==> 06-03 <==
==> flow/design.v (excerpt) <==
module audio_core
(
	input AUD_BCLK,
	input rst,
	input [2:0]SW,
	input AUD_ADCLRCK,
	input AUD_ADCDAT,
	input AUD_DACLRCK,
	output AUD_DACDAT
);
wire DACDone;
wire ADCDone;
wire [31:0]currentADCData;
reg [31:0]currentDACData;
AudioDAC myDAC(
	rst,  
	AUD_BCLK,  
	AUD_DACLRCK,  
	currentDACData,  
	DACDone,  
	AUD_DACDAT  
);
AudioADC myADC(
	rst,  
	AUD_BCLK,  
	AUD_ADCLRCK,  
	AUD_ADCDAT,  
	ADCDone,  
	currentADCData  
);
wire [31:0]lowPassFilterOutput;
LowPassFilter lowpass(rst, AUD_BCLK, AUD_DACLRCK, currentADCData, lowPassFilterOutput);
wire [31:0]highPassFilterOutput;
HighPassFilter highpass(rst, AUD_BCLK, AUD_DACLRCK, currentADCData, highPassFilterOutput);
wire [31:0]echoFilterOutput;
EchoFilter echo(rst, AUD_BCLK, AUD_DACLRCK, currentADCData, echoFilterOutput);
always @(*)
begin
	case({SW[2], SW[1], SW[0]})
		3'b001: currentDACData = lowPassFilterOutput; 
		3'b010: currentDACData = highPassFilterOutput; 
		3'b100: currentDACData = echoFilterOutput; 
		default: currentDACData = currentADCData;
	endcase
end
endmodule
export LEC_CHECK = 0
export ABC_AREA = 1
export CAP_MARGIN = 5
export CORE_MARGIN = 2
export CORE_UTILIZATION = 71
export CTS_CLUSTER_DIAMETER = 210
export MAX_ROUTING_LAYER = met4
export SLEW_MARGIN = 40
create_clock -name core_clock -period 19.0 [get_ports {AUD_BCLK}]
run.sh (not shown) runs the stock make flow with config.mk's settings and CLKGATE_MAP_FILE=.
==> 07-22 (differences from 06-03) <==
Settings changed: ABC_AREA 1 to unset, CAP_MARGIN 5 to 20, CORE_UTILIZATION 71 to 64, CTS_CLUSTER_DIAMETER 210 to 354, CTS_CLUSTER_SIZE set to 99, MAX_ROUTING_LAYER met4 to unset, PLACE_DENSITY set to 0.37, SLEW_MARGIN 40 to 20.
==> flow/constraint.sdc (replaced) <==
create_clock -name core_clock -period 16.7 [get_ports {AUD_BCLK}]
set_input_delay 3.3400 -clock core_clock [delete_from_list [all_inputs] [get_ports {AUD_BCLK}]]
set_output_delay 3.3400 -clock core_clock [all_outputs]
set_load 0.01 [all_outputs]
==> comparison table <==
metric                                                                  07-22                       06-03
Core Area                                                           85150 µm²                   69910 µm²
Post-synth top area cell                                sky130_fd_sc_hd__ha_1    sky130_fd_sc_hd__nand2_1
Cells after synthesis                                                    7529                        8194
Outcome                                                        did not finish  complete, but fails checks
Failing step                                         global routing (5_1_grt)                           -
Reasons for failing layout checks                                           -        negative setup slack
Worst slack at placement                                             -4884 ps                    -1289 ps
Die y size                                                           297.3 µm                    269.3 µm
Post-synthesis xor/xnor area fraction                                  0.1011                     0.08903
Rows                                                                      107                          97
HPWL after detailed placement                                        152.6 mm                    103.3 mm
Synth Area per Inst                                                 7.313 µm²                   6.101 µm²
Area of the mapped netlist                                          55060 µm²                   49990 µm²
Number of post-CTS setup repair buffers                                   169                          42
Sequential fraction of the synthesis area                             0.09771                      0.1076
Post-Syn Nets                                                            8025                        8690
Total die area                                                      88400 µm²                   72540 µm²
Number of clock buffers inserted by TritonCTS                               6                          24
Adder share                                                            0.1351                      0.1456
Summed standard-cell area reported by yosys                         55060 µm²                   49990 µm²
Placed Cells incl. Taps                                                 10400                        9230
Fraction of synthesized area in multiplexers                          0.05538                    0.002428
Area share of the largest cell type after synthesis                   0.07544                      0.1711
Die outline width                                                    297.3 µm                    269.3 µm
Post-synthesis cell count from yosys                                     7529                        8194
Compound Share, Synth                                                  0.3229                     0.09667
Area share of and/or/nand/nor cells after synthesis                    0.2229                      0.4250
Initial standard-cell utilization of the core                          0.6467                      0.7151
Cell Area, Placed                                                   72260 µm²                   51900 µm²

---

==> inputs of run a <==
==> flow/design.v <==
module AudioADC
(
input rst,  
input AUD_BCLK,  
input AUD_ADCLRCK,  
input AUD_ADCDAT,  
output reg done,
output reg [31:0]digital_signal_out
);
parameter START = 3'd0, RECIEVE = 3'd1, DONE = 3'd2, ERROR = 3'd3;
reg [2:0]S, NS;
reg [4:0]bits_left;
reg [31:0]temp_data;
always @(posedge AUD_BCLK or negedge rst)
begin
	if(rst == 1'b0)
		S <= START;
	else
		S <= NS;
end
always @ (posedge AUD_BCLK or negedge rst)
begin
	if(rst == 0)
	begin
		done <= 1'b0;
		bits_left <= 5'd31;
		digital_signal_out <= 31'd0;
	end
	else		
		case(S)
			START: 
			begin
				done <= 1'b0;
				bits_left <= 5'd31;
			end
			RECIEVE:
			begin
				bits_left <= bits_left - 5'd1;
				temp_data[bits_left] <= AUD_ADCDAT;
			end	
			DONE:
			begin
				done <= 1'b1;
				bits_left <= 5'd31;			
				digital_signal_out <= temp_data;
			end	
		endcase
end
always @ (*)
begin
	case (S)
		START:
		begin
			if(AUD_ADCLRCK == 1'd1)
				NS = RECIEVE;
			else
				NS = START;
		end
		RECIEVE:
		begin
			if(bits_left == 5'd0)
				NS = DONE;
			else
				NS = RECIEVE;
		end
		DONE: NS = START;
		ERROR: NS = ERROR;
		default: NS = ERROR;
	endcase
end
endmodule
module AudioDAC
(
input rst,
input AUD_BCLK,  
input AUD_DACLRCK,  
input [31:0]digital_signal_in,
output reg done,
output reg AUD_DACDAT  
);
parameter START = 3'd0, SEND = 3'd1, DONE = 3'd2, ERROR = 3'd3;
reg [2:0]S, NS;
reg [4:0]bits_left;
reg [31:0]temp_data;
always @(posedge AUD_BCLK or negedge rst)
begin
	if(rst == 1'b0)
		S <= START;
	else
		S <= NS;
end
always @ (posedge AUD_BCLK or negedge rst)
begin
	if(rst == 0)
		begin
			done <= 1'b0;
			bits_left <= 5'd31;
			temp_data <= 32'd0;
		end
	else
		case(S)
			START:
			begin
				done <= 1'b0;
				bits_left <= 5'd31;
				temp_data <= digital_signal_in;
			end
			SEND: bits_left <= bits_left - 5'd1;
			DONE:
			begin
				done <= 1'b1;				
				bits_left <= 5'd31;
			end
		endcase
end
always @ (*)
begin
	AUD_DACDAT = temp_data[bits_left];
	case (S)
		START:
		begin
			if(AUD_DACLRCK == 1)
				NS = SEND;
			else
				NS = START;	
		end
		SEND:
		begin
			if(bits_left == 5'd0)
				NS = DONE;
			else
				NS = SEND;
		end
		DONE: NS = START;
		ERROR: NS = ERROR;
		default: NS = ERROR;
	endcase
end
endmodule
module LowPassFilter
(
input rst,
input AUDIO_CLK, 
input AUD_DACLRCK, 
input [31:0]currentADCData,
output reg [31:0]lowPassFilterOutput
);
reg [31:0]lastAudioIn;
reg [31:0]lastOutput;
wire signed [31:0]leftAudio = {{16{currentADCData[31]}}, currentADCData[31:16]};
wire signed [31:0]leftLastOutput = {{16{lastOutput[31]}}, lastOutput[31:16]};
reg signed [31:0]leftResult;
wire signed [31:0]rightAudio = { {16{currentADCData[15]}}, currentADCData[15:0]};
wire signed [31:0]rightLastOutput = {{16{lastOutput[15]}}, lastOutput[15:0]};
reg signed [31:0]rightResult;
always @ (*)
begin
	leftResult = (($signed(32'd16) * $signed(leftAudio)) / $signed(32'd141)) + (($signed(32'd125) * $signed(leftLastOutput)) / $signed(32'd141));
	rightResult = (($signed(32'd16) * $signed(rightAudio)) / $signed(32'd141)) + (($signed(32'd125) * $signed(rightLastOutput)) / $signed(32'd141));
	lowPassFilterOutput[31:16] = leftResult[15:0];
	lowPassFilterOutput[15:0] =  rightResult[15:0];
end
always @ (posedge AUDIO_CLK or negedge rst)
begin	
	if(rst == 0)
		lastOutput <= 32'd0;
	else 
		if(AUD_DACLRCK == 1'b1)
			lastOutput <= lowPassFilterOutput;
end
endmodule
module HighPassFilter
(
input rst,
input AUDIO_CLK, 
input AUD_DACLRCK,  
input [31:0]currentADCData,
output reg [31:0]highPassFilterOutput
);
reg [31:0]lastAudioIn;
reg [31:0]lastOutput;
wire signed [31:0]leftAudio = {{16{currentADCData[31]}}, currentADCData[31:16]};
wire signed [31:0]leftLastOutput = {{16{lastOutput[31]}}, lastOutput[31:16]};
wire signed [31:0]leftLastInput = { {16{lastAudioIn[31]}}, lastAudioIn[31:16]};
reg signed [31:0]leftResult;
wire signed [31:0]rightAudio = {{16{currentADCData[15]}}, currentADCData[15:0]};
wire signed [31:0]rightLastOutput = {{16{lastOutput[15]}}, lastOutput[15:0]};
wire signed [31:0]rightLastInput = {{16{lastAudioIn[15]}}, lastAudioIn[15:0]};
reg signed [31:0]rightResult;
always @ (*)
begin
	leftResult = (($signed(32'd16) * ($signed(leftLastOutput) + $signed(leftAudio) - $signed(leftLastInput))) / $signed(32'd141));
	rightResult = (($signed(32'd16) * ($signed(rightLastOutput) + $signed(rightAudio) - $signed(rightLastInput))) / $signed(32'd141));
	highPassFilterOutput[31:16] = leftResult[15:0];
	highPassFilterOutput[15:0] =  rightResult[15:0];
end
always @ (posedge AUDIO_CLK or negedge rst)
begin	
	if(rst == 0)
	begin
		lastOutput <= 32'd0;
		lastAudioIn <= 32'd0;
	end
	else 
		if(AUD_DACLRCK == 1'b1)
		begin
			lastOutput <= highPassFilterOutput;
			lastAudioIn <= currentADCData;
		end
end
endmodule
module EchoFilter
(
input rst,
input AUDIO_CLK, 
input AUD_DACLRCK, 
input [31:0]currentADCData,
output reg [31:0]echoFilterOutput
);
reg [31:0]lastAudioIn;
wire signed [31:0]leftAudio = {{16{currentADCData[31]}}, currentADCData[31:16]};
wire signed [31:0]leftLastInput = {{16{lastAudioIn[31]}}, lastAudioIn[31:16]};
reg signed [31:0]leftResult;
wire signed [31:0]rightAudio = {{16{currentADCData[15]}}, currentADCData[15:0]};
wire signed [31:0]rightLastInput = {{16{lastAudioIn[15]}}, lastAudioIn[15:0]};
reg signed [31:0]rightResult;
always @ (*)
begin
	leftResult = (($signed(32'd3) * $signed(leftLastInput)) / $signed(32'd4)) + $signed(leftAudio) ;
	rightResult = (($signed(32'd3) * $signed(rightLastInput)) / $signed(32'd4)) + $signed(rightAudio);
	echoFilterOutput[31:16] = leftResult[15:0];
	echoFilterOutput[15:0] =  rightResult[15:0];
end
always @ (posedge AUDIO_CLK or negedge rst)
begin	
	if(rst == 0)
		lastAudioIn <= 32'd0;
	else 
		if(AUD_DACLRCK == 1'b1)
			lastAudioIn <= currentADCData;
end
endmodule
module audio_core
(
	input AUD_BCLK,
	input rst,
	input [2:0]SW,
	input AUD_ADCLRCK,
	input AUD_ADCDAT,
	input AUD_DACLRCK,
	output AUD_DACDAT
);
wire DACDone;
wire ADCDone;
wire [31:0]currentADCData;
reg [31:0]currentDACData;
AudioDAC myDAC(
	rst,  
	AUD_BCLK,  
	AUD_DACLRCK,  
	currentDACData,  
	DACDone,  
	AUD_DACDAT  
);
AudioADC myADC(
	rst,  
	AUD_BCLK,  
	AUD_ADCLRCK,  
	AUD_ADCDAT,  
	ADCDone,  
	currentADCData  
);
wire [31:0]lowPassFilterOutput;
LowPassFilter lowpass(rst, AUD_BCLK, AUD_DACLRCK, currentADCData, lowPassFilterOutput);
wire [31:0]highPassFilterOutput;
HighPassFilter highpass(rst, AUD_BCLK, AUD_DACLRCK, currentADCData, highPassFilterOutput);
wire [31:0]echoFilterOutput;
EchoFilter echo(rst, AUD_BCLK, AUD_DACLRCK, currentADCData, echoFilterOutput);
always @(*)
begin
	case({SW[2], SW[1], SW[0]})
		3'b001: currentDACData = lowPassFilterOutput; 
		3'b010: currentDACData = highPassFilterOutput; 
		3'b100: currentDACData = echoFilterOutput; 
		default: currentDACData = currentADCData;
	endcase
end
endmodule
==> flow/run.sh <==
#!/bin/bash
# the make line also repeats each setting of config.mk as NAME=value (left out here)
make -C /OpenROAD-flow-scripts/flow DESIGN_CONFIG=/design/flow/config.mk WORK_HOME=/design/flow/orfs CLKGATE_MAP_FILE= finish
==> flow/config.mk <==
export PLATFORM = sky130hd
export DESIGN_NAME = audio_core
export DESIGN_NICKNAME = audio_core
export VERILOG_FILES = /design/flow/design.v
export SDC_FILE = /design/flow/constraint.sdc
export NUM_CORES = 4
export LEC_CHECK = 0
export ABC_AREA = 1
export CAP_MARGIN = 20
export CELL_PAD_IN_SITES_DETAIL_PLACEMENT = 0
export CORE_ASPECT_RATIO = 1.17
export CORE_MARGIN = 2
export CORE_UTILIZATION = 65
export CTS_CLUSTER_DIAMETER = 206
export HOLD_SLACK_MARGIN = 0.02
export PLACE_DENSITY_LB_ADDON = 0.03
export SLEW_MARGIN = 35
export TNS_END_PERCENT = 40
==> flow/constraint.sdc <==
create_clock -name core_clock -period 18.7 [get_ports {AUD_BCLK}]
set_input_delay 3.7400 -clock core_clock [delete_from_list [all_inputs] [get_ports {AUD_BCLK}]]
set_output_delay 3.7400 -clock core_clock [all_outputs]
set_load 0.01 [all_outputs]
==> run b (differences from run a) <==
ABC_AREA = default   (was 1)
CELL_PAD_IN_SITES_DETAIL_PLACEMENT = default   (was 0)
CORE_ASPECT_RATIO = default   (was 1.17)
CORE_UTILIZATION = 54   (was 65)
CTS_CLUSTER_DIAMETER = default   (was 206)
HOLD_SLACK_MARGIN = default   (was 0.02)
PLACE_DENSITY_LB_ADDON = default   (was 0.03)
SETUP_SLACK_MARGIN = 4.52   (was default)
SLEW_MARGIN = 20   (was 35)
TNS_END_PERCENT = default   (was 40)
==> flow/constraint.sdc (replaced) <==
create_clock -name core_clock -period 15.4 [get_ports {AUD_BCLK}]
set_input_delay 3.0800 -clock core_clock [delete_from_list [all_inputs] [get_ports {AUD_BCLK}]]
set_output_delay 3.0800 -clock core_clock [all_outputs]
set_load 0.01 [all_outputs]
==> run c (differences from run a) <==
CORE_UTILIZATION = 72   (was 65)
PLACE_DENSITY_LB_ADDON = 0.29   (was 0.03)
SETUP_SLACK_MARGIN = -1.12   (was default)
==> flow/constraint.sdc (replaced) <==
create_clock -name core_clock -period 28.1 [get_ports {AUD_BCLK}]
set_input_delay 5.6200 -clock core_clock [delete_from_list [all_inputs] [get_ports {AUD_BCLK}]]
set_output_delay 5.6200 -clock core_clock [all_outputs]
set_load 0.01 [all_outputs]
==> comparison table <==
| metric | run c | run a | run b |
|---|---|---|---|
| Worst setup endpoint | lowpass.lastOutput[31]$_DFFE_PN0P_ | myDAC.temp_data[31]$_DFFE_PN0P_ | myDAC.temp_data[15]$_DFFE_PN0P_ |
| Met3 track demand over resource in global routing | 0.0261 | 0.0241 | 0.0424 |
| Detailed Route Iter0 Violations | 3,482 | 4,060 | 6,608 |
| Final setup viols | 0 | 8 | 96 |
| Buffer-and-inverter tally for the worst setup path | 16 | 25 | 20 |
| Fraction of area in non-clock buffers | 0.00368 | 0.0931 | 0.274 |
| Status | complete, no violations | complete, but fails checks | complete, but fails checks |
| Reasons for failing layout checks | - | setup timing | setup timing |
| Cell repeated most along the worst path | - | sky130_fd_sc_hd__nand2_2 | sky130_fd_sc_hd__buf_4 |
| Mean cell area of the mapped netlist | 6.10 um^2 | 6.10 um^2 | 7.31 um^2 |
| Combinational share of cell area | 0.743 | 0.690 | 0.606 |
| Fraction of area in registers | 0.105 | 0.0887 | 0.0628 |
| Cell count of the worst reg-to-reg path | 152 | 154 | 100 |
| Origin of the critical flop-to-flop path | lowpass.lastOutput[25]$_DFFE_PN0P_ | lowpass.lastOutput[19]$_DFFE_PN0P_ | lowpass.lastOutput[2]$_DFFE_PN0P_ |
| Init Core Util | 0.728 | 0.653 | 0.543 |
| Number of non-clock buffers | 22 | 702 | 3,034 |
| Number of standard cells after synthesis | 8,194 | 8,194 | 7,529 |
| WP data arrival | 22.61 ns | 19.60 ns | 22.33 ns |
| Pin count of the biggest net entering global routing | 86 | 69 | 86 |
| Req. time, crit path | 28.49 ns | 19.17 ns | 15.81 ns |
| Start point of the critical path | lowpass.lastOutput[25]$_DFFE_PN0P_ | lowpass.lastOutput[19]$_DFFE_PN0P_ | lowpass.lastOutput[2]$_DFFE_PN0P_ |
| Number of clock buffer instances in the layout | 28 | 31 | 24 |
| Inverters excl. clock | 1,488 | 1,488 | 645 |
